==> flow/design.v <==
module APB_MASTER(PCLK,PRESETn,PREADY,ST,WEN,APB_WADRS,APB_RADRS,APB_WDATA,PRDATA,PSEL,PLSVERR,PENABLE,PWRITE,PADDR,PWDATA,APB_RDATA_OUT);
input ST,WEN;
input [8:0] APB_WADRS,APB_RADRS;
input [7:0] APB_WDATA;
output [7:0] APB_RDATA_OUT;
input PCLK,PRESETn,PREADY;
input [7:0] PRDATA;
output reg PSEL,PLSVERR;
output reg PENABLE,PWRITE;
output reg [8:0] PADDR;
output reg [7:0] PWDATA;
reg [1:0] PS,NS;
localparam  IDLE=2'b00,
            SETUP=2'b01,
            ACCESS=2'b10;
reg setup_error;
reg invalid_setup_error;
reg [7:0] rdata;
assign APB_RDATA_OUT = rdata;
always @(posedge PCLK)
begin
    if(!PRESETn)
        PS<=IDLE;
    else
        PS<=NS;
end
always @(*)
begin
    case(PS)
        IDLE:
        begin
            if(ST)
            begin
                NS=SETUP;
            end
            else
            begin
                NS=IDLE;
            end
        end
        SETUP:
        begin
            NS=ACCESS;
        end
        ACCESS:
        begin
            if(!PREADY)
                NS=ACCESS;
            else
            begin
                if(ST)
                    NS=SETUP;
                else
                    NS=IDLE;
            end
        end
        default:NS=IDLE;
    endcase
end
always @(posedge PCLK)
begin
    if(!PRESETn)
    begin
        PSEL     <= 0;
        PENABLE  <= 0;
        PWRITE   <= 0;
        PADDR    <= 0;
        PWDATA   <= 0;
    end
    else
    case(NS)
        IDLE:
        begin
            PSEL     <= 0;
            PENABLE  <= 0;
            PWRITE   <= 0;
            PADDR    <= 0;
            PWDATA   <= 0;
        end
        SETUP:
        begin
            PSEL    <= 1;
            PENABLE <= 0;
            PWRITE  <= WEN;
            PADDR   <= WEN ? APB_WADRS : APB_RADRS;
            PWDATA  <= APB_WDATA;
        end
        ACCESS:
        begin
            PSEL    <= 1;
            PENABLE <= 1;
        end
        default:
        begin
            PSEL     <= 0;
            PENABLE  <= 0;
            PWRITE   <= 0;
            PADDR    <= 0;
            PWDATA   <= 0;
        end
    endcase
end
always @(posedge PCLK)
begin
    if(!PRESETn)
        rdata <= 0;
    else if (PS == ACCESS && !PWRITE && PREADY)
        rdata <= PRDATA;
end
always @(*)
begin
    if (PADDR > 9'h03F)
        setup_error = 1'b1;
    else
        setup_error = 1'b0;
    invalid_setup_error = setup_error;
end
always @(posedge PCLK)
begin
    if(!PRESETn)
        PLSVERR <= 0;
    else
        PLSVERR <= invalid_setup_error;
end
endmodule
module APB_SLAVE(
 input PCLK,PRESETn,
 input PSEL,PENABLE,PWRITE,
 input [7:0]PADDR,PWDATA,
 output [7:0]PRDATA,
 output reg PREADY );
reg [7:0] mem [0:63];
assign PRDATA = (PADDR < 8'd64) ? mem[PADDR[5:0]] : 8'h00;
always @(*)
begin
 if(!PRESETn)
      PREADY = 0;
 else if(PSEL && PENABLE)
      PREADY = 1;
 else
      PREADY = 0;
end
always @(posedge PCLK)
begin
 if(PREADY && PWRITE && (PADDR < 8'd64))
      mem[PADDR[5:0]] <= PWDATA;
end
endmodule
module APB_TOP(
    input PCLK, PRESETn,
    input ST, WEN,
    input [8:0] APB_WADRS, APB_RADRS,
    input [7:0] APB_WDATA,
    output [7:0] APB_RDATA_OUT,
    output PSLVERR
);
    wire PSEL, PENABLE, PWRITE, PREADY;
    wire [8:0] PADDR;
    wire [7:0] PWDATA, PRDATA;
    APB_MASTER MASTER_INST (
        .PCLK(PCLK),
        .PRESETn(PRESETn),
        .PREADY(PREADY),
        .ST(ST),
        .WEN(WEN),
        .APB_WADRS(APB_WADRS),
        .APB_RADRS(APB_RADRS),
        .APB_WDATA(APB_WDATA),
        .PRDATA(PRDATA),
        .PSEL(PSEL),
        .PLSVERR(PSLVERR),
        .PENABLE(PENABLE),
        .PWRITE(PWRITE),
        .PADDR(PADDR),
        .PWDATA(PWDATA),
        .APB_RDATA_OUT(APB_RDATA_OUT)
    );
    APB_SLAVE SLAVE_INST (
        .PCLK(PCLK),
        .PRESETn(PRESETn),
        .PSEL(PSEL),
        .PENABLE(PENABLE),
        .PWRITE(PWRITE),
        .PADDR(PADDR[7:0]),  
        .PWDATA(PWDATA),
        .PRDATA(PRDATA),
        .PREADY(PREADY)
    );
endmodule
==> flow/run.sh <==
#!/bin/bash
# the make line also repeats each setting of config.mk as NAME=value (left out here)
make -C /OpenROAD-flow-scripts/flow DESIGN_CONFIG=/design/flow/config.mk WORK_HOME=/design/flow/orfs CLKGATE_MAP_FILE= finish
==> flow/config.mk <==
export PLATFORM = sky130hd
export DESIGN_NAME = APB_TOP
export DESIGN_NICKNAME = APB_TOP
export VERILOG_FILES = /design/flow/design.v
export SDC_FILE = /design/flow/constraint.sdc
export NUM_CORES = 4
export LEC_CHECK = 0
export ABC_AREA = 1
export CAP_MARGIN = 20
export CORE_MARGIN = 2
export CORE_UTILIZATION = 72
export CTS_CLUSTER_SIZE = 23
export SETUP_SLACK_MARGIN = 0.62
export SLEW_MARGIN = 20
==> flow/constraint.sdc <==
create_clock -name core_clock -period 2.26 [get_ports {PCLK}]
set_input_delay 0.4520 -clock core_clock [delete_from_list [all_inputs] [get_ports {PCLK}]]
set_output_delay 0.4520 -clock core_clock [all_outputs]
set_load 0.01 [all_outputs]
==> results.toml, run 1 <==
# yosys + openroad results
[yosys]
post-synth-top-area-fraction_pct = 68.7
yosysChipArea_mm2 = 0.0224
synth.comb.largest_family = "simple AND/OR/NAND/NOR gates"
ys_sh_xor_pct = 0
postSynthSeqShare_pct = 72.1
synth-edff-count = 512
synth_flops = 550
yosys.area_share.aoi_pct = 0.794
ys_types = 24
synth.cellmix.adderShare_pct = 0.112
synth_stat.cells = 1937
syn-num-nets = 1969
top_area_cell = "edfxtp_1"
synth_area_per_cell_um2 = 11.5
yosysWarningCount = 2
async_flop_share_pct = 0
synth.area.top_cells = "edfxtp_1, nand2_1, nand3_1"
netlist_instances = 1937
syn_area_mm2 = 0.0224
mux_share_pct = 0.403
yosysMostFrequentCell = "nand2_1"
synthTopCellsByCount = "nand2_1, edfxtp_1, nand3_1, nor2_1, buf_2"
synth-main-ff-cell = "edfxtp_1"
ys_sh_simple_pct = 22.8

[finish]
fin_util_pct = 90.4
finalNonFillerCells = 2506
layout.nets = 2104
areaGrowthSynthToFinish_pct = 23.6
nFillCells = 1134

[grt]
grt_usage_pct = 36.8
antenna_found_initial = 0
grt_pass1_vias = 15700
grt_pass1_wl_um = 90300
grt_overflow = 0
grt_max_degree = 89

[drt]
initialDrtViolationCount = 3009
via_per_inst = 6.79
wire_per_inst_um = 27.1
drc = 0
drtPass1Iterations = 12
wl_um = 68000
diodes = 0
ant_nets = 0
vias = 17000

[final_timing]
setup_viol = 0
relSlewSlack_pct = 40.2
drv_slew = 0
worst_pin_slew_ns = 0.895
fmax_ghz = 0.468
post-route-period-util_pct = 94.6
hold_violations = 0
fin_crit_ns = 2.14
finClkSkew_ns = 0.0130
rsz0062_at_grt = "yes"
fin_setup_tns_ns = 0

[critical_path]
cp_top_family = "simple AND/OR/NAND/NOR gates"
crit_buf_inv = 4
ff2ff_setup_slack_ns = 0.12
cp-endpoint = "MASTER_INST.rdata[0]"
rr_worst_depth = 14
worst_path_largest_cell_delay_ns = 0.38
setup.worst_path.class = "flop to flop"
worst_ep_required_time_ns = 2.71
reg2reg_to = "MASTER_INST.rdata[0]"
cp.depth = 14
critical_path_arrival_ns = 2.59
critPathSlowestCell = "dfxtp_4"
path_cells = "buf_12, clkinv_16, buf_12, buf_16, nand2_1, nand3_1, nand3_1, nand2_1, nand2_1, nand3_2, nand3_2, nand2_2, nand2_1, a21oi_2"
crit_top_cell = "nand2_1"
start_kind = "flop"
critPathCaptureType = "flop"
crit_fanout = 19

[power_and_ir_drop]
pg_clk_mw = 8.88
power.share.clock_pct = 41.8
power_density_mw_per_mm2 = 768
p_sw_share_pct = 22.0
p_total_mw = 21.2
p_leak_nw = 10.5
power_frac_comb_pct = 5.7
max-vdd-ir-drop_uv = 799
switching_power_mw = 4.67
p_seq_mw = 11.2
seq_power_share_pct = 52.5
comb_power_mw = 1.21
power-top-group = "sequential cells"
p_int_mw = 16.6

[die]
rows = 64
initial_core_util_pct = 73.1
die_w_um = 180
die_y_um = 180
io_pins = 39
die_area_mm2 = 0.0325
core_area_mm2 = 0.0306

[cts]
cts_tree = "built"
cts_hold_buffers = 0
htree_levels = 2
clock_latency_ns = 0.57
path_clk_slew_ns = 0.07
cts_made_buffers = 51
clock-root-buffer = "clkbuf_16"
cts.sinks = 550
clk_path_buf_depth = 3

[job]
warning_count = 32
cap_violations = 0

[placed_design]
placedCellCount = 2389
finalWeightedCongestion = 0.907
io_buffers = 38
dp_hpwl_um = 34100

[hold_path]
hold_class = "input port to flop"
hold_path_startpoint = "APB_WDATA[7]"
hold-path-cell-count = 3
worstHoldEndpoint = "MASTER_INST.PWDATA[7]"

[outcome]
outcome = "complete, no violations"
## stage by stage
| step | area, um^2 | hold WS (ns) | worst slack [ns] |
|---|---|---|---|
| floorplan | 22500 | 0.431 | 0.463 |
| global placement | 23900 | 0.457 | -0.275 |
| detailed placement | 23900 | 0.461 | -0.316 |
| CTS | 26200 | 0.436 | 0.281 |
| global route | 27600 | 0.446 | 0.101 |
| finish | 27600 | 0.428 | 0.122 |
## layout make-up
cell class,instances,area [um^2],share of cell area [%]
timing repair buffer,194,2530,9.14
timing repair inverter,1,11.3,0.0407
tap,396,495,1.79
multi-input combinational,1245,6620,24.0
inverter,29,150,0.543
sequential,550,16200,58.5
clock buffer,67,1380,4.99
clock inverter,24,297,1.07
## per-layer routing
layer | track usage (%) | share of wire, % | wire length (um) | vias up
li1 | - | - | - | 7033
met1 | 50.1 | 33 | 22300 | 8042
met2 | 58.7 | 49 | 33000 | 1587
met3 | 6.71 | 13 | 8630 | 353
met4 | 17.4 | 6.0 | 4040 | 0
met5 | 0 | 0 | 0 | -
## repair_timing
action,4_1_cts,5_1_grt
gates resized,83,344
buffers inserted,11,3
pin swaps,13,55
gates cloned,8,4
endpoints found under the setup margin,553,553
==> run 2, diff against run 1 <==
Settings changed: ABC_AREA 1 to 0, CAP_MARGIN 20 to 5, CELL_PAD_IN_SITES_DETAIL_PLACEMENT from default to 0, CELL_PAD_IN_SITES_GLOBAL_PLACEMENT from default to 3, CORE_ASPECT_RATIO from default to 0.61, CORE_UTILIZATION 72 to 70, CTS_CLUSTER_DIAMETER from default to 294, CTS_CLUSTER_SIZE 23 to default, GPL_ROUTABILITY_DRIVEN from default to 0, HOLD_SLACK_MARGIN from default to -0.1, MIN_ROUTING_LAYER from default to met2, SETUP_SLACK_MARGIN 0.62 to 1.0, SLEW_MARGIN 20 to 5, TNS_END_PERCENT from default to 5.
Clock period 2.26 ns to 2.7 ns, I/O delays scaled along.
==> run 2 against run 1 <==
Against the previous run:
- the run now fails in 3_1_place_gp_skip_io
- area after synthesis is 5.0% lower
- synthesized cell count is 44% lower
- die size is 2.1% lower
==> results.toml, run 2 <==
# generated from flow reports
[outcome]
outcome = "did not finish"
failing_step = "3_1_place_gp_skip_io"
stop_error = "[ERROR GPL-0301] Utilization 107.062 % exceeds 100%."

[yosys]
mux_share_pct = 15.0
ys_sh_simple_pct = 3.03
synthTopCellsByCount = "edfxtp_1, mux2i_1, mux4_2, nor2_1, dfxtp_1"
ys_sh_xor_pct = 0
synth_flops = 550
ys_types = 38
synth_area_per_cell_um2 = 19.6
synth.cellmix.adderShare_pct = 0.118
syn_area_mm2 = 0.0213
yosysChipArea_mm2 = 0.0213
post-synth-top-area-fraction_pct = 72.3
syn-num-nets = 1117
yosysMostFrequentCell = "edfxtp_1"
netlist_instances = 1085
synth.area.top_cells = "edfxtp_1, mux4_2, mux2i_1"
yosysWarningCount = 2
async_flop_share_pct = 0
synth_stat.cells = 1085
synth-main-ff-cell = "edfxtp_1"
yosys.area_share.aoi_pct = 4.26
postSynthSeqShare_pct = 75.9
top_area_cell = "edfxtp_1"
synth-edff-count = 512
synth.comb.largest_family = "multiplexers"

[die]
initial_core_util_pct = 71.6
die_y_um = 140
die_area_mm2 = 0.0318
die_w_um = 227
core_area_mm2 = 0.0297
rows = 49
==> run 3, diff against run 2 <==
Settings changed: ABC_AREA 0 to 1, CELL_PAD_IN_SITES_DETAIL_PLACEMENT 0 to 2, CELL_PAD_IN_SITES_GLOBAL_PLACEMENT 3 to default, CORE_ASPECT_RATIO 0.61 to default, CORE_UTILIZATION 70 to 46, SLEW_MARGIN 5 to 20.
==> run 3 against run 2 <==
Against the previous run:
- area after synthesis rose by 5.2%
- synthesized cell count rose by 79%
- die size rose by 58%
- the run fails in 5_1_grt
==> results.toml, run 3 <==
# generated from flow reports
[yosys]
synth_flops = 550
ys_types = 24
yosys.area_share.aoi_pct = 0.794
synthTopCellsByCount = "nand2_1, edfxtp_1, nand3_1, nor2_1, buf_2"
synth-edff-count = 512
async_flop_share_pct = 0
synth.cellmix.adderShare_pct = 0.112
mux_share_pct = 0.403
synth_area_per_cell_um2 = 11.5
ys_sh_xor_pct = 0
post-synth-top-area-fraction_pct = 68.7
netlist_instances = 1937
synth.comb.largest_family = "simple AND/OR/NAND/NOR gates"
syn_area_mm2 = 0.0224
synth_stat.cells = 1937
top_area_cell = "edfxtp_1"
postSynthSeqShare_pct = 72.1
ys_sh_simple_pct = 22.8
yosysMostFrequentCell = "nand2_1"
synth.area.top_cells = "edfxtp_1, nand2_1, nand3_1"
yosysChipArea_mm2 = 0.0224
syn-num-nets = 1969
synth-main-ff-cell = "edfxtp_1"
yosysWarningCount = 2

[die]
core_area_mm2 = 0.0478
die_w_um = 224
initial_core_util_pct = 46.7
die_area_mm2 = 0.0504
die_y_um = 224
rows = 80
io_pins = 39

[grt]
grt_usage_pct = 85.5
grt_overflow = 25

[cts]
htree_levels = 2
cts.sinks = 550
clk_path_buf_depth = 3
cts_hold_buffers = 0
cts_made_buffers = 58
clock-root-buffer = "clkbuf_16"

[placed_design]
placedCellCount = 2591
place_area_mm2 = 0.0239
io_buffers = 38
dp_hpwl_um = 52600

[outcome]
outcome = "did not finish"
stop_error = "[ERROR GRT-0232] Routing congestion too high. Check the congestion heatmap in the GUI."
failing_step = "5_1_grt"
-- run 3: repair_timing --
| action | CTS |
|---|---|
| cloned | 29 |
| pin swaps | 56 |
| buffers inserted | 14 |
| endpoints found under the setup margin | 554 |
| resized | 258 |
-- run 3: routing by layer --
layer / global-route usage [%] / GRT overflow
met5: 73.4 / 4
met3: 89.5 / 15
met2: 88.8 / 4
met4: 74.5 / 2
met1: - / -
-- run 3: per-stage QoR --
| stage | setup slack (ns) | power [mW] |
|---|---|---|
| floorplan | 0.742 | 9.95 |
| global placement | 0.0666 | 10.3 |
| detailed placement | -0.165 | 10.3 |
| CTS | 0.594 | 19.1 |
==> run 4, diff against run 3 <==
Settings changed: CELL_PAD_IN_SITES_DETAIL_PLACEMENT 2 to default, CORE_UTILIZATION 46 to 72, CTS_CLUSTER_DIAMETER 294 to default, CTS_CLUSTER_SIZE from default to 23, GPL_ROUTABILITY_DRIVEN 0 to default, HOLD_SLACK_MARGIN -0.1 to 0.29, MIN_ROUTING_LAYER met2 to default, SETUP_SLACK_MARGIN 1.0 to 0.62, SLEW_MARGIN 20 to 40, TNS_END_PERCENT 5 to default.
Clock period 2.7 ns to 2.26 ns, I/O delays scaled along.
==> run 4 against run 3 <==
Against the previous run:
- now clean on timing, DRC and antenna
- area after synthesis did not move
- synthesized cell count did not move
- die size fell by 36%
==> results.toml, run 4 <==
# yosys + openroad results
[power_and_ir_drop]
switching_power_mw = 4.67
power_density_mw_per_mm2 = 768
power.share.clock_pct = 41.8
p_seq_mw = 11.2
seq_power_share_pct = 52.5
power-top-group = "sequential cells"
p_int_mw = 16.6
p_total_mw = 21.2
p_sw_share_pct = 22.0
max-vdd-ir-drop_uv = 799
power_frac_comb_pct = 5.7
p_leak_nw = 10.5
comb_power_mw = 1.21
pg_clk_mw = 8.88

[finish]
nFillCells = 1134
finalNonFillerCells = 2506
layout.nets = 2104
fin_util_pct = 90.4
areaGrowthSynthToFinish_pct = 23.6

[grt]
grt_usage_pct = 36.8
grt_pass1_wl_um = 90300
grt_overflow = 0
grt_max_degree = 89
antenna_found_initial = 0
grt_pass1_vias = 15700

[final_timing]
whs_ns = 0.428
hold_violations = 0
fmax_ghz = 0.468
post-route-period-util_pct = 94.6
setup_viol = 0
fin_crit_ns = 2.14
worst_pin_slew_ns = 0.895
relSlewSlack_pct = 40.2
finClkSkew_ns = 0.0130
drv_slew = 0
setup_slack_ns = 0.122
rsz0062_at_grt = "yes"

[drt]
drtPass1Iterations = 12
initialDrtViolationCount = 3009
diodes = 0
vias = 17000
wl_um = 68000
ant_nets = 0
wire_per_inst_um = 27.1
via_per_inst = 6.79
drc = 0

[critical_path]
worst_ep_required_time_ns = 2.71
rr_worst_depth = 14
setup.worst_path.class = "flop to flop"
cp_top_family = "simple AND/OR/NAND/NOR gates"
path_cells = "buf_12, clkinv_16, buf_12, buf_16, nand2_1, nand3_1, nand3_1, nand2_1, nand2_1, nand3_2, nand3_2, nand2_2, nand2_1, a21oi_2"
worst_path_largest_cell_delay_ns = 0.38
reg2reg_to = "MASTER_INST.rdata[0]"
cp.depth = 14
critPathCaptureType = "flop"
critPathSlowestCell = "dfxtp_4"
ff2ff_setup_slack_ns = 0.12
crit_fanout = 19
crit_buf_inv = 4
critical_path_arrival_ns = 2.59
cp-endpoint = "MASTER_INST.rdata[0]"
start_kind = "flop"
crit_top_cell = "nand2_1"

[placed_design]
finalWeightedCongestion = 0.907
place_ws_ns = -0.316
dp_hpwl_um = 34100
io_buffers = 38
placedCellCount = 2389

[yosys]
ys_sh_xor_pct = 0
yosysChipArea_mm2 = 0.0224
top_area_cell = "edfxtp_1"
ys_types = 24
synth.area.top_cells = "edfxtp_1, nand2_1, nand3_1"
async_flop_share_pct = 0
synth_area_per_cell_um2 = 11.5
synth_stat.cells = 1937
synth.comb.largest_family = "simple AND/OR/NAND/NOR gates"
syn-num-nets = 1969
mux_share_pct = 0.403
ys_sh_simple_pct = 22.8
syn_area_mm2 = 0.0224
yosys.area_share.aoi_pct = 0.794
netlist_instances = 1937
synth_flops = 550
synth-edff-count = 512
synth-main-ff-cell = "edfxtp_1"
synth.cellmix.adderShare_pct = 0.112
yosysMostFrequentCell = "nand2_1"
yosysWarningCount = 2
post-synth-top-area-fraction_pct = 68.7
synthTopCellsByCount = "nand2_1, edfxtp_1, nand3_1, nor2_1, buf_2"
postSynthSeqShare_pct = 72.1

[die]
die_w_um = 180
die_y_um = 180
rows = 64
io_pins = 39
initial_core_util_pct = 73.1
die_area_mm2 = 0.0325
core_area_mm2 = 0.0306

[hold_path]
worstHoldEndpoint = "MASTER_INST.PWDATA[7]"
hold_path_startpoint = "APB_WDATA[7]"
hold_class = "input port to flop"
hold-path-cell-count = 3

[cts]
clock_latency_ns = 0.57
clk_path_buf_depth = 3
cts.sinks = 550
htree_levels = 2
path_clk_slew_ns = 0.07
cts_made_buffers = 51
cts_tree = "built"
clock-root-buffer = "clkbuf_16"

[outcome]
outcome = "complete, no violations"

[job]
warning_count = 32
cap_violations = 0
-- run 4: layer usage --
layer	part of all wire, %	vias to the layer above	track usage (%)
met3	13	353	6.71
met4	6.0	0	17.4
met2	49	1587	58.7
met1	33	8042	50.1
met5	0	-	0
li1	-	7033	-
-- run 4: per-stage QoR --
stage / TNS [ns] / cell area, um^2
after detailed placement: -123.92 / 23900
final: 0 / 27600
after global routing: 0 / 27600
after global placement: -99.15 / 23900
after CTS: 0 / 26200
after floorplan: 0 / 22500
-- run 4: what timing repair did --
item,CTS,global route
gates resized,83,344
setup endpoints to repair,553,553
buffers inserted,11,3
pin swaps,13,55
gates cloned,8,4
hold buffers,0,0
-- run 4: final cells by class --
cell class | instances | area [um^2] | area share, %
Clock buffer | 67 | 1380 | 4.99
Timing Repair inverter | 1 | 11.3 | 0.0407
Multi-Input combinational cell | 1245 | 6620 | 24.0
Sequential cell | 550 | 16200 | 58.5
Inverter | 29 | 150 | 0.543
Tap cell | 396 | 495 | 1.79
Clock inverter | 24 | 297 | 1.07
Timing Repair Buffer | 194 | 2530 | 9.14
==> run 5, diff against run 4 <==
Settings changed: CELL_PAD_IN_SITES_DETAIL_PLACEMENT from default to 2, CELL_PAD_IN_SITES_GLOBAL_PLACEMENT from default to 1, CORE_ASPECT_RATIO from default to 1.19, CORE_UTILIZATION 72 to 50, CTS_CLUSTER_DIAMETER from default to 140, CTS_CLUSTER_SIZE 23 to default, GPL_ROUTABILITY_DRIVEN from default to 1, GPL_TIMING_DRIVEN from default to 0, HOLD_SLACK_MARGIN 0.29 to default, MIN_ROUTING_LAYER from default to met2, PLACE_DENSITY_LB_ADDON from default to 0.13, SETUP_SLACK_MARGIN 0.62 to default, SLEW_MARGIN 40 to 20, TNS_END_PERCENT from default to 80.
Clock period 2.26 ns to 3.27 ns, I/O delays scaled along.
==> run 5 against run 4 <==
Against the previous run:
- area after synthesis unchanged
- die size is 43% higher
- synthesized cell count unchanged
- the flow now stops in 5_1_grt
==> results.toml, run 5 <==
# generated from flow reports
[yosys]
ys_sh_xor_pct = 0
ys_sh_simple_pct = 22.8
yosys.area_share.aoi_pct = 0.794
synth.area.top_cells = "edfxtp_1, nand2_1, nand3_1"
synth_stat.cells = 1937
synth.cellmix.adderShare_pct = 0.112
async_flop_share_pct = 0
mux_share_pct = 0.403
post-synth-top-area-fraction_pct = 68.7
synth_flops = 550
netlist_instances = 1937
yosysChipArea_mm2 = 0.0224
synth-main-ff-cell = "edfxtp_1"
yosysMostFrequentCell = "nand2_1"
top_area_cell = "edfxtp_1"
synth-edff-count = 512
postSynthSeqShare_pct = 72.1
synth.comb.largest_family = "simple AND/OR/NAND/NOR gates"
yosysWarningCount = 2
syn_area_mm2 = 0.0224
ys_types = 24
synth_area_per_cell_um2 = 11.5
syn-num-nets = 1969
synthTopCellsByCount = "nand2_1, edfxtp_1, nand3_1, nor2_1, buf_2"

[placed_design]
io_buffers = 37
finalWeightedCongestion = 1.00
place_ws_ns = -0.914
place_area_mm2 = 0.0237
dp_hpwl_um = 63500

[cts]
clk_path_buf_depth = 3
cts_made_buffers = 56
cts.sinks = 550
clock-root-buffer = "clkbuf_16"
htree_levels = 2

[die]
die_w_um = 198
core_area_mm2 = 0.0441
die_y_um = 235
rows = 84
die_area_mm2 = 0.0464
io_pins = 39
initial_core_util_pct = 50.7

[outcome]
outcome = "did not finish"
stop_error = "[ERROR GRT-0232] Routing congestion too high. Check the congestion heatmap in the GUI."
failing_step = "5_1_grt"

[grt]
grt_usage_pct = 85.9
grt_overflow = 35
run 5: per-stage QoR:
stage	instances	setup TNS [ns]
2_1_floorplan	1937	0
3_3_place_gp	2533	-125.55
3_5_place_dp	2541	-266.88
4_1_cts	2641	-9.46
run 5: timing repair:
action                                  4_1_cts
endpoints found under the setup margin      212
buffers inserted                              0
hold buffers                                  0
gates resized                                25
run 5: per-layer routing:
metal	track usage, %	overflow
met3	91.2	26
met4	75.0	4
met1	-	-
met5	71.2	0
met2	88.6	5
==> run 6, diff against run 5 <==
Settings changed: CAP_MARGIN 5 to 20, CELL_PAD_IN_SITES_DETAIL_PLACEMENT 2 to 0, CELL_PAD_IN_SITES_GLOBAL_PLACEMENT 1 to 0, CORE_ASPECT_RATIO 1.19 to default, CORE_UTILIZATION 50 to 70, CTS_CLUSTER_DIAMETER 140 to default, CTS_CLUSTER_SIZE from default to 15, GPL_TIMING_DRIVEN 0 to 1, MIN_ROUTING_LAYER met2 to met1, PLACE_DENSITY_LB_ADDON 0.13 to default, SETUP_SLACK_MARGIN from default to -0.02, TNS_END_PERCENT 80 to default.
Clock period 3.27 ns to 1.93 ns, I/O delays scaled along.
==> run 6 against run 5 <==
Against the previous run:
- the layout now fails its checks (negative setup slack)
- synthesized cell count did not move
- die size down 28%
- area after synthesis unchanged
==> results.toml, run 6 <==
# yosys + openroad results
[drt]
diodes = 0
initialDrtViolationCount = 2722
ant_nets = 0
wl_um = 63700
drtPass1Iterations = 7
vias = 16400
via_per_inst = 6.46
wire_per_inst_um = 25.1
drc = 0

[yosys]
synthTopCellsByCount = "nand2_1, edfxtp_1, nand3_1, nor2_1, buf_2"
postSynthSeqShare_pct = 72.1
ys_sh_simple_pct = 22.8
yosysWarningCount = 2
synth.comb.largest_family = "simple AND/OR/NAND/NOR gates"
syn-num-nets = 1969
ys_types = 24
synth-main-ff-cell = "edfxtp_1"
top_area_cell = "edfxtp_1"
async_flop_share_pct = 0
ys_sh_xor_pct = 0
syn_area_mm2 = 0.0224
synth_flops = 550
yosysMostFrequentCell = "nand2_1"
synth_stat.cells = 1937
synth.area.top_cells = "edfxtp_1, nand2_1, nand3_1"
synth-edff-count = 512
synth_area_per_cell_um2 = 11.5
yosysChipArea_mm2 = 0.0224
synth.cellmix.adderShare_pct = 0.112
mux_share_pct = 0.403
post-synth-top-area-fraction_pct = 68.7
netlist_instances = 1937
yosys.area_share.aoi_pct = 0.794

[power_and_ir_drop]
comb_power_mw = 1.48
seq_power_share_pct = 53.6
p_leak_nw = 10.5
power_frac_comb_pct = 6.1
power.share.clock_pct = 40.3
max-vdd-ir-drop_uv = 1210
p_seq_mw = 13.0
switching_power_mw = 5.24
p_sw_share_pct = 21.6
p_total_mw = 24.3
power-top-group = "sequential cells"
power_density_mw_per_mm2 = 897
pg_clk_mw = 9.80
p_int_mw = 19.1

[final_timing]
drv_slew = 0
relSlewSlack_pct = 50.7
rsz0062_at_grt = "yes"
hold_violations = 0
fin_crit_ns = 2.12
setup_viol = 8
finClkSkew_ns = 0.0107
post-route-period-util_pct = 110
setup_slack_ns = -0.187
worst_pin_slew_ns = 0.738
fmax_ghz = 0.472

[die]
io_pins = 39
rows = 65
die_w_um = 183
core_area_mm2 = 0.0315
die_area_mm2 = 0.0334
die_y_um = 183
initial_core_util_pct = 71.1

[critical_path]
worst_ep_required_time_ns = 2.37
cp.depth = 13
setup.worst_path.class = "flop to flop"
critical_path_arrival_ns = 2.56
start_kind = "flop"
crit_buf_inv = 3
crit_fanout = 16
crit_top_cell = "nand2_1"
reg2reg_to = "MASTER_INST.rdata[4]"
rr_worst_depth = 13
critPathSlowestCell = "dfxtp_4"
cp_top_family = "simple AND/OR/NAND/NOR gates"
critPathCaptureType = "flop"
path_cells = "clkbuf_16, clkinv_16, buf_16, nand2_1, nand3_1, nand3_1, nand2_1, nand2_1, nand3_2, nand3_2, nand2_2, nand2_1, a21oi_1"
cp-endpoint = "MASTER_INST.rdata[4]"
worst_path_largest_cell_delay_ns = 0.41
ff2ff_setup_slack_ns = -0.19

[finish]
final_cell_area_mm2 = 0.0271
areaGrowthSynthToFinish_pct = 21.2
layout.nets = 2135
nFillCells = 1486
regArea_mm2 = 0.0162
mi_logic_area_mm2 = 0.00598

[placed_design]
io_buffers = 38
finalWeightedCongestion = 0.910
place_area_mm2 = 0.0241
dp_hpwl_um = 35600

[cts]
clock_latency_ns = 0.56
cts_tree = "built"
path_clk_slew_ns = 0.06
cts_made_buffers = 51
cts.sinks = 550
htree_levels = 2
clock-root-buffer = "clkbuf_16"
clk_path_buf_depth = 3

[outcome]
outcome = "finished with violations"
violatedChecks = "negative setup slack"

[hold_path]
hold_path_startpoint = "APB_WDATA[4]"
hold-path-cell-count = 3
worstHoldEndpoint = "MASTER_INST.PWDATA[4]"
hold_class = "input port to flop"

[grt]
grt_pass1_vias = 15400
grt_max_degree = 66
grt_pass1_wl_um = 88200
grt_overflow = 0
antenna_found_initial = 0
grt_usage_pct = 35.7

[job]
warning_count = 31
cap_violations = 0
run 6: what timing repair did:
action / CTS / global route
setup endpoints to repair: 210 / 472
gates resized: 24 / 161
pin swaps: 5 / 49
endpoints found under the hold margin: 0 / 0
buffers inserted: 4 / 3
cloned: 4 / 19
hold buffers: 0 / 0
run 6: cell type report:
type / instances / area share, %
timing repair inverter: 2 / 0.115
tap: 402 / 1.86
sequential: 550 / 59.6
multi-input combinational: 1245 / 22.1
clock buffer: 64 / 4.93
clock inverter: 27 / 0.965
inverter: 29 / 0.508
timing repair buffer: 224 / 9.94
run 6: per-layer routing:
layer | part of all wire [%] | vias to the layer above | GRT usage, %
li1 | - | 7096 | -
met1 | 36 | 7747 | 49.8
met2 | 46 | 1348 | 56.1
met3 | 13 | 239 | 7.19
met4 | 4.8 | 0 | 14.7
met5 | 0 | - | 0
run 6: per-stage QoR:
stage / setup slack (ns) / setup TNS, ns / std cells / hold slack [ns] / utilization, %
detailed placement: -0.615 / -278.85 / 2423 / 0.465 / 76.7
finish: -0.187 / -1.01 / 2543 / 0.386 / 86.1
global route: -0.191 / -1.54 / 2543 / 0.438 / 86.1
global placement: -0.556 / -259.30 / 2423 / 0.453 / 76.7
floorplan: 0.126 / 0 / 1937 / 0.432 / -
CTS: -0.0653 / -0.421 / 2522 / 0.381 / 82.6
==> run 7, diff against run 6 <==
Settings changed: CELL_PAD_IN_SITES_DETAIL_PLACEMENT 0 to default, CELL_PAD_IN_SITES_GLOBAL_PLACEMENT 0 to default, CORE_UTILIZATION 70 to 71, CTS_CLUSTER_DIAMETER from default to 398, CTS_CLUSTER_SIZE 15 to default, GPL_ROUTABILITY_DRIVEN 1 to default, GPL_TIMING_DRIVEN 1 to default, MIN_ROUTING_LAYER met1 to default, PLACE_DENSITY_LB_ADDON from default to 0.01, SETUP_SLACK_MARGIN -0.02 to default.
Clock period 1.93 ns to 2.05 ns, I/O delays scaled along.
==> run 7 against run 6 <==
Against the previous run:
- the layout still fails its checks (negative setup slack)
- worst hold slack got worse by 0.0071 ns
- critical endpoint is now SLAVE_INST.mem[15][7]
- count of clock-buffer cells in the layout fell by 10
- clock skew is 0.0053 ns higher
==> results.toml, run 7 <==
# yosys + openroad results
[yosys]
synth_area_per_cell_um2 = 11.5
synth_stat.cells = 1937
yosys.area_share.aoi_pct = 0.794
ys_types = 24
ys_sh_simple_pct = 22.8
syn-num-nets = 1969
synthTopCellsByCount = "nand2_1, edfxtp_1, nand3_1, nor2_1, buf_2"
postSynthSeqShare_pct = 72.1
yosysWarningCount = 2
synth.area.top_cells = "edfxtp_1, nand2_1, nand3_1"
post-synth-top-area-fraction_pct = 68.7
synth-edff-count = 512
synth-main-ff-cell = "edfxtp_1"
async_flop_share_pct = 0
yosysChipArea_mm2 = 0.0224
synth_flops = 550
syn_area_mm2 = 0.0224
mux_share_pct = 0.403
ys_sh_xor_pct = 0
top_area_cell = "edfxtp_1"
synth.comb.largest_family = "simple AND/OR/NAND/NOR gates"
yosysMostFrequentCell = "nand2_1"
netlist_instances = 1937
synth.cellmix.adderShare_pct = 0.112

[hold_path]
hold-path-cell-count = 3
worstHoldEndpoint = "MASTER_INST.PWDATA[1]"
hold_path_startpoint = "APB_WDATA[1]"
hold_class = "input port to flop"

[placed_design]
placedCellCount = 2399
dp_hpwl_um = 33800
finalWeightedCongestion = 1.00
io_buffers = 38
place_ws_ns = -0.534

[final_timing]
drv_slew = 0
worst_pin_slew_ns = 0.646
relSlewSlack_pct = 56.9
finClkSkew_ns = 0.0160
fmax_ghz = 0.465
post-route-period-util_pct = 105
whs_ns = 0.379
setup_viol = 212
setup_slack_ns = -0.102
fin_crit_ns = 2.15
rsz0062_at_grt = "yes"
hold_violations = 0

[die]
io_pins = 39
rows = 64
die_y_um = 181
die_w_um = 181
core_area_mm2 = 0.0308
die_area_mm2 = 0.0329
initial_core_util_pct = 72.5

[grt]
grt_pass1_wl_um = 86900
grt_pass1_vias = 15200
grt_overflow = 0
antenna_found_initial = 0
grt_usage_pct = 35.5
grt_max_degree = 66

[drt]
wire_per_inst_um = 24.5
via_per_inst = 6.46
vias = 16200
drc = 0
diodes = 0
initialDrtViolationCount = 3094
drtPass1Iterations = 7
ant_nets = 0
wl_um = 61600

[critical_path]
critPathCaptureType = "flop"
worst_ep_required_time_ns = 2.33
reg2reg_to = "SLAVE_INST.mem[15][7]"
path_cells = "nor2_1, nand3_1, nor2_1, nand3_1, buf_4, nor2_1, buf_4"
crit_top_cell = "nor2_1"
cp.depth = 7
r2r-start = "MASTER_INST.PADDR[6]"
critical_path_arrival_ns = 2.43
critPathSlowestCell = "nor2_1"
crit_fanout = 8
setup.worst_path.class = "flop to flop"
cp-endpoint = "SLAVE_INST.mem[15][7]"
worst_path_largest_cell_delay_ns = 0.36
ff2ff_setup_slack_ns = -0.10
cp_top_family = "simple AND/OR/NAND/NOR gates"
rr_worst_depth = 7
start_kind = "flop"
crit_buf_inv = 2
startpoint = "MASTER_INST.PADDR[6]"

[cts]
path_clk_slew_ns = 0.06
cts.sinks = 550
htree_levels = 2
clock-root-buffer = "clkbuf_16"
cts_tree = "built"
cts_made_buffers = 52
clk_path_buf_depth = 3
clock_latency_ns = 0.57
cts_hold_buffers = 0

[outcome]
violatedChecks = "negative setup slack"
outcome = "finished with violations"

[job]
cap_violations = 0
warning_count = 29

[power_and_ir_drop]
power_density_mw_per_mm2 = 896
power.share.clock_pct = 42.8
p_leak_nw = 10.2
p_int_mw = 18.6
power_frac_comb_pct = 5.1
pg_clk_mw = 10.1
p_sw_share_pct = 21.1
seq_power_share_pct = 52.0
power-top-group = "sequential cells"
p_seq_mw = 12.3
max-vdd-ir-drop_uv = 781
comb_power_mw = 1.21
switching_power_mw = 4.97

[finish]
layout.nets = 2108
areaGrowthSynthToFinish_pct = 17.6
fin_util_pct = 85.3
finalNonFillerCells = 2514
## run 7: layout make-up
cell class | count | area, um^2
timing repair buffer | 196 | 2100
clock buffer | 54 | 1330
fill | 1438 | 4530
inverter | 29 | 138
timing repair inverter | 2 | 22.5
sequential | 550 | 16200
clock inverter | 42 | 468
multi-input combinational | 1245 | 5600
tap | 396 | 495
## run 7: repair_timing
item | CTS | global route
setup buffers | 2 | 8
endpoints found under the hold margin | 0 | 0
cloned | 2 | 8
endpoints found under the setup margin | 8 | 378
gates resized | 7 | 62
pin swaps | 0 | 15
## run 7: per-stage QoR
| stage | TNS [ns] | area (um^2) | power (mW) |
|---|---|---|---|
| finish | -6.35 | 26300 | 23.6 |
| floorplan | 0 | 22400 | 13.1 |
| detailed placement | -244.56 | 23900 | 13.5 |
| global placement | -222.74 | 23900 | 13.5 |
| global route | -21.66 | 26300 | 24.0 |
| CTS | -0.000323 | 25800 | 23.4 |
## run 7: metal layers
layer	wire length (um)	track usage, %
met1	21700	47.9
met2	28500	57.5
met3	8250	6.78
met4	3070	15.2
met5	0	0
==> run 8, diff against run 7 <==
Settings changed: ABC_AREA 1 to 0, CAP_MARGIN 20 to 40, CORE_UTILIZATION 71 to 70, CTS_CLUSTER_DIAMETER 398 to default, CTS_CLUSTER_SIZE from default to 23, PLACE_DENSITY_LB_ADDON 0.01 to default, SETUP_SLACK_MARGIN from default to 0.41.
Clock period 2.05 ns to 1.4 ns, I/O delays scaled along.
==> run 8 against run 7 <==
Against the previous run:
- the layout still fails its checks (negative setup slack)
- synthesized cell count decreased by 44%
- first-iteration DRC count fell by 17%
- non-clock buffer count rose by 55
- sequential share of layout area down 1.4 points
- wire length increased by 12%
- flip-flop count unchanged
- largest cell class unchanged
==> results.toml, run 8 <==
# yosys + openroad results
[grt]
grt_overflow = 0
antenna_found_initial = 3
grt_pass1_vias = 12700
grt_max_degree = 66
grt_usage_pct = 38.6
grt_pass1_wl_um = 85800

[critical_path]
cp-endpoint = "MASTER_INST.rdata[1]"
reg2reg_to = "MASTER_INST.rdata[1]"
rr_worst_depth = 7
critical_path_arrival_ns = 3.66
critPathSlowestCell = "a2111oi_1"
worst_path_largest_cell_delay_ns = 1.11
crit_fanout = 15
path_cells = "buf_4, mux2i_1, a22o_1, a221oi_1, o22ai_1, a2111oi_1, a211o_1"
setup.worst_path.class = "flop to flop"
start_kind = "flop"
critPathCaptureType = "flop"
cp_top_family = "AND-OR/OR-AND gates"
cp.depth = 7
crit_buf_inv = 1
ff2ff_setup_slack_ns = -1.76
worst_ep_required_time_ns = 1.90

[yosys]
mux_share_pct = 15.0
synth.area.top_cells = "edfxtp_1, mux4_2, mux2i_1"
syn-num-nets = 1117
ys_types = 38
yosys.area_share.aoi_pct = 4.26
async_flop_share_pct = 0
synth-edff-count = 512
synth.comb.largest_family = "multiplexers"
synth_flops = 550
yosysChipArea_mm2 = 0.0213
netlist_instances = 1085
yosysMostFrequentCell = "edfxtp_1"
synth_area_per_cell_um2 = 19.6
synthTopCellsByCount = "edfxtp_1, mux2i_1, mux4_2, nor2_1, dfxtp_1"
synth_stat.cells = 1085
ys_sh_xor_pct = 0
synth.cellmix.adderShare_pct = 0.118
yosysWarningCount = 2
top_area_cell = "edfxtp_1"
syn_area_mm2 = 0.0213
ys_sh_simple_pct = 3.03
post-synth-top-area-fraction_pct = 72.3
synth-main-ff-cell = "edfxtp_1"
postSynthSeqShare_pct = 75.9

[drt]
wire_per_inst_um = 39.3
drc = 0
ant_nets = 0
wl_um = 69200
via_per_inst = 7.60
vias = 13400
initialDrtViolationCount = 2556
drtPass1Iterations = 7

[outcome]
outcome = "finished with violations"
violatedChecks = "negative setup slack"

[final_timing]
rsz0062_at_grt = "yes"
setup_slack_ns = -1.76
worst_pin_slew_ns = 1.40
drv_slew = 0
relSlewSlack_pct = 6.72
finClkSkew_ns = 0.0260
whs_ns = 0.341
setup_viol = 547
post-route-period-util_pct = 226
hold_violations = 0
fin_crit_ns = 3.16
fmax_ghz = 0.316

[power_and_ir_drop]
p_int_mw = 26.5
p_leak_nw = 7.84
comb_power_mw = 1.72
power_density_mw_per_mm2 = 1270
power_frac_comb_pct = 5.0
switching_power_mw = 7.60
p_seq_mw = 18.0
power-top-group = "sequential cells"
power.share.clock_pct = 42.4
pg_clk_mw = 14.5
p_sw_share_pct = 22.3
seq_power_share_pct = 52.6
max-vdd-ir-drop_uv = 1930

[hold_path]
hold-path-cell-count = 2
hold_class = "input port to flop"
hold_path_startpoint = "APB_WDATA[0]"
worstHoldEndpoint = "MASTER_INST.PWDATA[0]"

[placed_design]
place_area_mm2 = 0.0239
finalWeightedCongestion = 0.883
io_buffers = 38
dp_hpwl_um = 31100

[cts]
htree_levels = 2
clk_path_buf_depth = 3
clock_latency_ns = 0.58
clock-root-buffer = "clkbuf_16"
path_clk_slew_ns = 0.07
cts.sinks = 550
cts_tree = "built"
cts_made_buffers = 51

[die]
die_y_um = 178
core_area_mm2 = 0.0298
die_w_um = 178
io_pins = 39
die_area_mm2 = 0.0318
rows = 63
initial_core_util_pct = 71.3

[job]
cap_violations = 0
warning_count = 33

[finish]
layout.nets = 1360
final_cell_area_mm2 = 0.0270
areaGrowthSynthToFinish_pct = 26.9
nFillCells = 890
run 8: layout make-up:
cell class              instances  area (um^2)  area share (%)
diodes                          2         5.00          0.0186
clock buffers                  66         1390            5.14
clock inverters                28          258           0.956
inverters                       3         11.3          0.0418
multi-input cells             471         5710            21.2
flip-flops and latches        550        16200            60.0
well taps                     390          488            1.81
repair buffers                251         2920            10.8
run 8: per-stage QoR:
stage	util (%)	TNS (ns)	worst slack, ns	instances	total power, mW
6_report	90.5	-277.35	-1.76	1761	34.1
5_1_grt	90.5	-284.57	-1.70	1759	34.5
4_1_cts	87.7	-166.15	-1.02	1719	33.2
3_5_place_dp	80.3	-439.25	-1.23	1597	19.7
3_3_place_gp	80.3	-432.02	-1.23	1597	19.6
2_1_floorplan	-	-212.80	-0.640	1085	19.1
run 8: timing repair:
item,CTS,global route
pin swaps,18,40
hold buffers,0,0
cloned,2,1
setup buffers,26,39
setup endpoints to repair,556,563
resized,95,79
run 8: metal layers:
layer  vias up  track usage [%]  wire length, um
met1      6635             52.9            21900
met4         4             15.1             4520
met3       332             7.46             9620
met2      1465             62.8            33100
li1       4941                -                -
met5         -                0               26
==> run 9, diff against run 8 <==
Settings changed: ABC_AREA 0 to 1, CAP_MARGIN 40 to 0, CELL_PAD_IN_SITES_GLOBAL_PLACEMENT from default to 3, CORE_ASPECT_RATIO from default to 0.66, CORE_MARGIN 2 to 5, CORE_UTILIZATION 70 to 40, CTS_CLUSTER_SIZE 23 to default, GPL_TIMING_DRIVEN from default to 0, MAX_ROUTING_LAYER from default to met4, MIN_ROUTING_LAYER from default to met2, PLACE_DENSITY_LB_ADDON from default to 0.24, SETUP_SLACK_MARGIN 0.41 to default, SLEW_MARGIN 20 to 40, TNS_END_PERCENT from default to 80.
Clock period 1.4 ns to 2.7 ns, I/O delays scaled along.
==> run 9 against run 8 <==
Against the previous run:
- the flow now stops in 5_1_grt
- synthesized cell count rose by 79%
- die size rose by 91%
- area after synthesis rose by 5.2%
==> results.toml, run 9 <==
# generated from flow reports
[yosys]
synth_flops = 550
yosysChipArea_mm2 = 0.0224
postSynthSeqShare_pct = 72.1
synth_stat.cells = 1937
synth.comb.largest_family = "simple AND/OR/NAND/NOR gates"
ys_sh_simple_pct = 22.8
mux_share_pct = 0.403
ys_sh_xor_pct = 0
synth_area_per_cell_um2 = 11.5
yosys.area_share.aoi_pct = 0.794
synthTopCellsByCount = "nand2_1, edfxtp_1, nand3_1, nor2_1, buf_2"
syn-num-nets = 1969
post-synth-top-area-fraction_pct = 68.7
netlist_instances = 1937
syn_area_mm2 = 0.0224
synth.cellmix.adderShare_pct = 0.112
top_area_cell = "edfxtp_1"
yosysWarningCount = 2
synth-edff-count = 512
yosysMostFrequentCell = "nand2_1"
synth.area.top_cells = "edfxtp_1, nand2_1, nand3_1"
async_flop_share_pct = 0
synth-main-ff-cell = "edfxtp_1"
ys_types = 24

[die]
rows = 70
initial_core_util_pct = 40.4
die_w_um = 301
die_area_mm2 = 0.0608
die_y_um = 202
core_area_mm2 = 0.0554
io_pins = 39

[grt]
grt_overflow = 1
grt_usage_pct = 44.2

[placed_design]
finalWeightedCongestion = 0.982
placedCellCount = 2738
place_area_mm2 = 0.0240
io_buffers = 37
dp_hpwl_um = 56800

[outcome]
outcome = "did not finish"
failing_step = "5_1_grt"
stop_error = "[ERROR GRT-0116] Global routing finished with congestion. Check the congestion regions in the DRC Viewer."

[cts]
clock-root-buffer = "clkbuf_16"
cts.sinks = 550
cts_hold_buffers = 0
clk_path_buf_depth = 3
htree_levels = 2
cts_made_buffers = 55
run 9: repair_timing:
item	4_1_cts
setup buffers	1
resized	37
setup endpoints to repair	358
pin swaps	1
run 9: stage by stage:
stage          hold WS [ns]  worst slack (ns)
2_1_floorplan         0.432             0.742
3_3_place_gp          0.449             -1.16
3_5_place_dp          0.459             -1.06
4_1_cts               0.460            -0.351
run 9: routing by layer:
metal	GRT usage, %	GRT overflow
met2	45.5	1
met1	-	-
met4	6.52	0
met5	-	-
met3	66.9	0
==> run 10, diff against run 9 <==
Settings changed: CAP_MARGIN 0 to 20, CELL_PAD_IN_SITES_GLOBAL_PLACEMENT 3 to default, CORE_ASPECT_RATIO 0.66 to default, CORE_MARGIN 5 to 2, CORE_UTILIZATION 40 to 70, CTS_CLUSTER_SIZE from default to 40, GPL_TIMING_DRIVEN 0 to default, HOLD_SLACK_MARGIN from default to -0.1, MAX_ROUTING_LAYER met4 to default, MIN_ROUTING_LAYER met2 to default, PLACE_DENSITY from default to 0.76, PLACE_DENSITY_LB_ADDON 0.24 to default, SETUP_SLACK_MARGIN from default to 0.59, SLEW_MARGIN 40 to 20, TNS_END_PERCENT 80 to default.
Clock period 2.7 ns to 1.98 ns, I/O delays scaled along.
==> run 10 against run 9 <==
Against the previous run:
- now fails the layout checks on negative setup slack
- synthesized cell count unchanged
- area after synthesis unchanged
- die size fell by 45%
==> results.toml, run 10 <==
# yosys + openroad results
[critical_path]
ff2ff_setup_slack_ns = -0.12
path_cells = "buf_12, buf_4, clkbuf_16, nand2_1, nand3_1, nand3_1, nand2_1, nand2_1, nand3_2, nand3_2, nand2_2, nand2_2, a21oi_2"
critPathSlowestCell = "dfxtp_4"
setup.worst_path.class = "flop to flop"
critPathCaptureType = "flop"
crit_fanout = 23
crit_buf_inv = 3
cp-endpoint = "MASTER_INST.rdata[6]"
cp_top_family = "simple AND/OR/NAND/NOR gates"
rr_worst_depth = 13
critical_path_arrival_ns = 2.60
reg2reg_to = "MASTER_INST.rdata[6]"
start_kind = "flop"
cp.depth = 13
worst_path_largest_cell_delay_ns = 0.36
crit_top_cell = "nand2_1"
worst_ep_required_time_ns = 2.48

[hold_path]
worstHoldEndpoint = "MASTER_INST.PWDATA[0]"
hold_class = "input port to flop"
hold_path_startpoint = "APB_WDATA[0]"
hold-path-cell-count = 3

[yosys]
synth.area.top_cells = "edfxtp_1, nand2_1, nand3_1"
ys_sh_simple_pct = 22.8
synth-edff-count = 512
postSynthSeqShare_pct = 72.1
synth-main-ff-cell = "edfxtp_1"
synth_flops = 550
ys_sh_xor_pct = 0
synth.comb.largest_family = "simple AND/OR/NAND/NOR gates"
yosysChipArea_mm2 = 0.0224
syn_area_mm2 = 0.0224
synth_stat.cells = 1937
top_area_cell = "edfxtp_1"
syn-num-nets = 1969
mux_share_pct = 0.403
yosysWarningCount = 2
ys_types = 24
post-synth-top-area-fraction_pct = 68.7
synth.cellmix.adderShare_pct = 0.112
async_flop_share_pct = 0
yosysMostFrequentCell = "nand2_1"
synth_area_per_cell_um2 = 11.5
synthTopCellsByCount = "nand2_1, edfxtp_1, nand3_1, nor2_1, buf_2"
netlist_instances = 1937
yosys.area_share.aoi_pct = 0.794

[drt]
initialDrtViolationCount = 2828
via_per_inst = 6.72
ant_nets = 0
diodes = 0
vias = 17100
wire_per_inst_um = 26.9
drtPass1Iterations = 10
drc = 0
wl_um = 68500

[finish]
finalNonFillerCells = 2543
final_cell_area_mm2 = 0.0283
areaGrowthSynthToFinish_pct = 26.5
nFillCells = 1185
fin_util_pct = 89.9
layout.nets = 2132

[final_timing]
whs_ns = 0.387
finClkSkew_ns = 0.0146
setup_slack_ns = -0.124
relSlewSlack_pct = 35.6
fin_crit_ns = 2.10
fmax_ghz = 0.475
rsz0062_at_grt = "yes"
hold_violations = 0
setup_viol = 7
drv_slew = 0
fin_setup_tns_ns = -0.506
worst_pin_slew_ns = 0.965
post-route-period-util_pct = 106

[power_and_ir_drop]
p_leak_nw = 10.8
power.share.clock_pct = 40.0
max-vdd-ir-drop_uv = 919
p_total_mw = 23.8
p_int_mw = 18.4
comb_power_mw = 1.55
power_density_mw_per_mm2 = 840
pg_clk_mw = 9.52
seq_power_share_pct = 53.5
switching_power_mw = 5.37
p_sw_share_pct = 22.6
power-top-group = "sequential cells"
p_seq_mw = 12.7
power_frac_comb_pct = 6.5

[grt]
use_met1_pct = 50.4
grt.busiest_layer = "met2"
grt_max_degree = 66
grt_overflow = 0
antenna_found_initial = 0
grt_pass1_wl_um = 90300
grt_usage_pct = 36.8
grt_pass1_vias = 15800
grtUsageMet2_pct = 59.2
met3_usage_pct = 6.63

[job]
cap_violations = 0
warning_count = 30

[die]
die_y_um = 183
core_area_mm2 = 0.0315
io_pins = 39
initial_core_util_pct = 71.1
die_area_mm2 = 0.0334
die_w_um = 183
rows = 65

[placed_design]
dp_hpwl_um = 34900
place_ws_ns = -0.457
placedCellCount = 2410
io_buffers = 38
finalWeightedCongestion = 0.942
place_area_mm2 = 0.0243

[cts]
cts.sinks = 550
cts_tree = "built"
clk_path_buf_depth = 3
clock_latency_ns = 0.58
cts_made_buffers = 52
htree_levels = 2
clock-root-buffer = "clkbuf_16"
path_clk_slew_ns = 0.07

[outcome]
outcome = "finished with violations"
violatedChecks = "negative setup slack"
==> run 10: routing by layer <==
metal | share of wire, % | wire, um
met5 | 0 | 0
met4 | 5.3 | 3640
met3 | 14 | 9440
met2 | 48 | 32600
met1 | 33 | 22700
==> run 10: final cells by class <==
| cell class | count | area (um^2) | share of cell area, % |
|---|---|---|---|
| Timing Repair Buffer | 222 | 3010 | 10.6 |
| Clock buffer | 62 | 1380 | 4.88 |
| Clock inverter | 33 | 210 | 0.743 |
| Multi-Input combinational cell | 1245 | 6880 | 24.3 |
| Inverter | 29 | 153 | 0.539 |
| Tap cell | 402 | 503 | 1.78 |
| Sequential cell | 550 | 16200 | 57.1 |
==> run 10: timing repair <==
action | CTS | global route
setup endpoints to repair | 555 | 555
gates cloned | 11 | 10
resized | 135 | 320
hold buffers | 0 | 0
pin swaps | 39 | 94
setup buffers | 11 | 6
==> run 11, diff against run 10 <==
Settings changed: CAP_MARGIN 20 to 40, CORE_UTILIZATION 70 to 71, CTS_CLUSTER_DIAMETER from default to 398, CTS_CLUSTER_SIZE 40 to default, HOLD_SLACK_MARGIN -0.1 to default, PLACE_DENSITY 0.76 to default, PLACE_DENSITY_LB_ADDON from default to 0.01, SETUP_SLACK_MARGIN 0.59 to default, TNS_END_PERCENT from default to 5.
Clock period 1.98 ns to 1.38 ns, I/O delays scaled along.
==> run 11 against run 10 <==
Against the previous run:
- still fails the layout checks on negative setup slack
- setup slack lost 0.74 ns
- area after synthesis stayed put
- global-route usage increased by 2.6 points
- first-iteration DRC count rose by 40%
- highest routed layer is now met5
- cell area shrank 1.1%
- synthesized cell count is the same
- flip-flop count did not move
- register-to-register slack worse by 0.74 ns
- core utilization up 0.85 points
- sequential share of layout area rose by 0.66 points
- clock skew is 0.010 ns higher
- combinational power increased by 46%
==> results.toml, run 11 <==
# yosys + openroad results
[outcome]
outcome = "finished with violations"
violatedChecks = "negative setup slack"

[grt]
grt_pass1_wl_um = 96600
antenna_found_initial = 0
grt_max_degree = 66
grt_pass1_vias = 16900
grt_overflow = 0
grt_usage_pct = 39.4

[critical_path]
critPathSlowestCell = "dfxtp_4"
cp.depth = 14
crit_fanout = 9
cp_top_family = "simple AND/OR/NAND/NOR gates"
worst_path_largest_cell_delay_ns = 0.37
crit_buf_inv = 4
start_kind = "flop"
worst_ep_required_time_ns = 1.83
reg2reg_to = "MASTER_INST.rdata[2]"
path_cells = "buf_12, clkinv_16, buf_16, buf_12, nand2_1, nand3_1, nand3_2, nand2_1, nand2_1, nand3_2, nand3_2, nand2_2, nand2_2, a21oi_2"
cp-endpoint = "MASTER_INST.rdata[2]"
setup.worst_path.class = "flop to flop"
critPathCaptureType = "flop"
ff2ff_setup_slack_ns = -0.86
rr_worst_depth = 14
critical_path_arrival_ns = 2.69

[hold_path]
worstHoldEndpoint = "MASTER_INST.PWDATA[4]"
hold_path_startpoint = "APB_WDATA[4]"
hold-path-cell-count = 3
hold_class = "input port to flop"

[power_and_ir_drop]
power_frac_comb_pct = 6.6
max-vdd-ir-drop_uv = 1310
switching_power_mw = 7.89
seq_power_share_pct = 52.6
p_sw_share_pct = 22.8
p_seq_mw = 18.2
power.share.clock_pct = 40.9
p_leak_nw = 10.9
power-top-group = "sequential cells"
pg_clk_mw = 14.2
p_int_mw = 26.8
power_density_mw_per_mm2 = 1240
comb_power_mw = 2.27
p_total_mw = 34.7

[yosys]
synth_stat.cells = 1937
synth_flops = 550
synth_area_per_cell_um2 = 11.5
ys_sh_xor_pct = 0
yosys.area_share.aoi_pct = 0.794
synth.comb.largest_family = "simple AND/OR/NAND/NOR gates"
netlist_instances = 1937
synth.cellmix.adderShare_pct = 0.112
postSynthSeqShare_pct = 72.1
yosysWarningCount = 2
yosysMostFrequentCell = "nand2_1"
async_flop_share_pct = 0
synth-edff-count = 512
ys_sh_simple_pct = 22.8
syn-num-nets = 1969
synthTopCellsByCount = "nand2_1, edfxtp_1, nand3_1, nor2_1, buf_2"
ys_types = 24
mux_share_pct = 0.403
syn_area_mm2 = 0.0224
synth.area.top_cells = "edfxtp_1, nand2_1, nand3_1"
post-synth-top-area-fraction_pct = 68.7
top_area_cell = "edfxtp_1"
synth-main-ff-cell = "edfxtp_1"
yosysChipArea_mm2 = 0.0224

[final_timing]
relSlewSlack_pct = 53.3
hold_violations = 0
fmax_ghz = 0.446
whs_ns = 0.258
worst_pin_slew_ns = 0.700
post-route-period-util_pct = 162
finClkSkew_ns = 0.0247
setup_viol = 546
drv_slew = 0
fin_crit_ns = 2.24
rsz0062_at_grt = "yes"
setup_slack_ns = -0.860

[drt]
via_per_inst = 6.97
ant_nets = 0
diodes = 0
vias = 17900
wl_um = 72900
drtPass1Iterations = 9
drc = 0
wire_per_inst_um = 28.4
initialDrtViolationCount = 3951

[finish]
layout.nets = 2158
finalNonFillerCells = 2564
areaGrowthSynthToFinish_pct = 25.1
final_cell_area_mm2 = 0.0280

[die]
rows = 64
core_area_mm2 = 0.0308
io_pins = 39
die_y_um = 181
initial_core_util_pct = 72.5
die_w_um = 181
die_area_mm2 = 0.0329

[placed_design]
placedCellCount = 2439
io_buffers = 38
finalWeightedCongestion = 0.982
dp_hpwl_um = 35300
place_area_mm2 = 0.0244

[cts]
cts.sinks = 550
clock_latency_ns = 0.58
cts_made_buffers = 53
clk_path_buf_depth = 3
cts_tree = "built"
cts_hold_buffers = 0
clock-root-buffer = "clkbuf_16"
path_clk_slew_ns = 0.06
htree_levels = 2

[job]
cap_violations = 0
warning_count = 30
## run 11: final cells by class
type,instances,area (um^2)
Tap cell,396,495
Fill cell,1048,2850
Inverter,29,140
Clock inverter,33,233
Timing Repair inverter,1,20.0
Timing Repair Buffer,246,2970
Multi-Input combinational cell,1245,6560
Clock buffer,64,1410
Sequential cell,550,16200
## run 11: metal layers
metal	vias to the layer above	GRT usage [%]	share of wire, %
li1	7145	-	-
met1	8222	51.3	32
met2	1987	62.8	46
met3	504	8.66	15
met4	2	21.4	7.5
met5	-	0	0.069
## run 11: what timing repair did
action / 4_1_cts / 5_1_grt
setup endpoints to repair: 554 / 548
buffers inserted: 6 / 6
gates resized: 223 / 186
pin swaps: 15 / 52
gates cloned: 9 / 7
## run 11: stage by stage
stage / setup WS (ns) / util (%) / TNS (ns)
3_3_place_gp: -0.923 / 79.2 / -474.25
6_report: -0.860 / 90.8 / -193.88
4_1_cts: -0.532 / 87.8 / -155.03
3_5_place_dp: -0.989 / 79.2 / -498.81
2_1_floorplan: -0.356 / - / -204.68
5_1_grt: -0.881 / 90.8 / -222.27
==> run 12, diff against run 11 <==
Settings changed: CAP_MARGIN 40 to 20, CTS_CLUSTER_DIAMETER 398 to default, SETUP_SLACK_MARGIN from default to 0.55, TNS_END_PERCENT 5 to default.
Clock period 1.38 ns to 2.06 ns, I/O delays scaled along.
==> run 12 against run 11 <==
Against the previous run:
- the layout still fails its checks (negative setup slack)
- worst hold slack improved by 0.15 ns
- setup slack improved by 0.40 ns
- clock skew increased by 0.011 ns
- global-route usage increased by 1.2 points
- critical path type unchanged
- via count increased by 3.7%
- fmax decreased by 11%
- die size unchanged
- wire length increased by 10%
- area after synthesis unchanged
- cell area increased by 1.1%
- non-clock buffer count decreased by 33
==> results.toml, run 12 <==
# yosys + openroad results
[outcome]
outcome = "finished with violations"
violatedChecks = "negative setup slack"

[die]
die_area_mm2 = 0.0329
core_area_mm2 = 0.0308
io_pins = 39
initial_core_util_pct = 72.5
die_w_um = 181
rows = 64
die_y_um = 181

[cts]
cts_made_buffers = 52
clock_latency_ns = 0.60
clock-root-buffer = "clkbuf_16"
cts_tree = "built"
htree_levels = 2
cts.sinks = 550
clk_path_buf_depth = 3
path_clk_slew_ns = 0.06

[drt]
drc = 0
initialDrtViolationCount = 4261
drtPass1Iterations = 13
via_per_inst = 7.32
wl_um = 80200
ant_nets = 0
wire_per_inst_um = 31.7
vias = 18500

[final_timing]
drv_slew = 0
rsz0062_at_grt = "yes"
fin_crit_ns = 2.52
hold_violations = 0
fmax_ghz = 0.396
relSlewSlack_pct = 37.9
fin_setup_tns_ns = -1.89
setup_viol = 8
setup_slack_ns = -0.463
worst_pin_slew_ns = 0.930
finClkSkew_ns = 0.0353
post-route-period-util_pct = 122

[critical_path]
crit_fanout = 9
crit_buf_inv = 3
path_cells = "inv_12, buf_12, buf_16, nand2_1, nand3_1, nand3_1, nand2_1, nand2_1, nand3_2, nand3_2, nand2_2, nand2_2, a21oi_2"
critical_path_arrival_ns = 3.03
worst_path_largest_cell_delay_ns = 0.42
crit_top_cell = "nand2_1"
rr_worst_depth = 13
cp.depth = 13
setup.worst_path.class = "flop to flop"
ff2ff_setup_slack_ns = -0.46
start_kind = "flop"
reg2reg_to = "MASTER_INST.rdata[2]"
worst_ep_required_time_ns = 2.56
critPathSlowestCell = "dfxtp_4"
cp_top_family = "simple AND/OR/NAND/NOR gates"
cp-endpoint = "MASTER_INST.rdata[2]"
critPathCaptureType = "flop"

[grt]
grt_max_degree = 81
grt_pass1_vias = 16600
grt_usage_pct = 40.5
grt_overflow = 0
grt_pass1_wl_um = 98600
antenna_found_initial = 2

[yosys]
synthTopCellsByCount = "nand2_1, edfxtp_1, nand3_1, nor2_1, buf_2"
mux_share_pct = 0.403
synth_area_per_cell_um2 = 11.5
yosys.area_share.aoi_pct = 0.794
ys_sh_xor_pct = 0
yosysWarningCount = 2
synth-main-ff-cell = "edfxtp_1"
synth.comb.largest_family = "simple AND/OR/NAND/NOR gates"
async_flop_share_pct = 0
ys_types = 24
synth_flops = 550
postSynthSeqShare_pct = 72.1
syn-num-nets = 1969
yosysChipArea_mm2 = 0.0224
synth_stat.cells = 1937
synth-edff-count = 512
netlist_instances = 1937
yosysMostFrequentCell = "nand2_1"
post-synth-top-area-fraction_pct = 68.7
synth.area.top_cells = "edfxtp_1, nand2_1, nand3_1"
synth.cellmix.adderShare_pct = 0.112
syn_area_mm2 = 0.0224
ys_sh_simple_pct = 22.8
top_area_cell = "edfxtp_1"

[power_and_ir_drop]
seq_power_share_pct = 50.3
power-top-group = "sequential cells"
p_int_mw = 18.7
p_total_mw = 24.3
p_seq_mw = 12.2
power.share.clock_pct = 43.3
pg_clk_mw = 10.5
max-vdd-ir-drop_uv = 1100
p_leak_nw = 10.8
power_frac_comb_pct = 6.5
p_sw_share_pct = 23.1
switching_power_mw = 5.61
power_density_mw_per_mm2 = 858
comb_power_mw = 1.57

[finish]
final_cell_area_mm2 = 0.0283
mi_logic_area_mm2 = 0.00680
nFillCells = 896
fin_util_pct = 91.8
regArea_mm2 = 0.0162
areaGrowthSynthToFinish_pct = 26.5
layout.nets = 2123

[hold_path]
hold-path-cell-count = 3
hold_class = "input port to flop"
worstHoldEndpoint = "MASTER_INST.PWDATA[6]"
hold_path_startpoint = "APB_WDATA[6]"

[placed_design]
place_ws_ns = -0.457
io_buffers = 38
finalWeightedCongestion = 0.897
dp_hpwl_um = 33600
place_area_mm2 = 0.0239

[job]
cap_violations = 0
warning_count = 30
## run 12: layer usage
metal  up-vias  GRT usage (%)  part of all wire [%]
met4         2           20.1                   8.6
li1       7092              -                     -
met2      2396           65.1                    44
met5         -              0                 0.016
met3       642           9.57                    17
met1      8396           52.8                    30
## run 12: what timing repair did
action                     4_1_cts  5_1_grt
resized                        262      209
setup endpoints to repair      555      554
pin swaps                       32       70
setup buffers                    8       11
hold buffers                     0        0
cloned                           8       13
## run 12: area by class of cell
type / count / area share [%]
antenna: 1 / 0.00885
timing repair buffer: 213 / 10.2
sequential: 550 / 57.1
inverter: 29 / 0.478
tap: 396 / 1.75
clock inverter: 31 / 1.42
clock buffer: 66 / 5.00
multi-input combinational: 1245 / 24.0
## run 12: per-stage QoR
stage	cells	hold WS [ns]
after floorplan	1937	0.431
after global placement	2393	0.452
after detailed placement	2393	0.457
after CTS	2506	0.374
after global routing	2530	0.413
final	2531	0.404
No activity file was given, so power comes from the tool's default toggle rates.
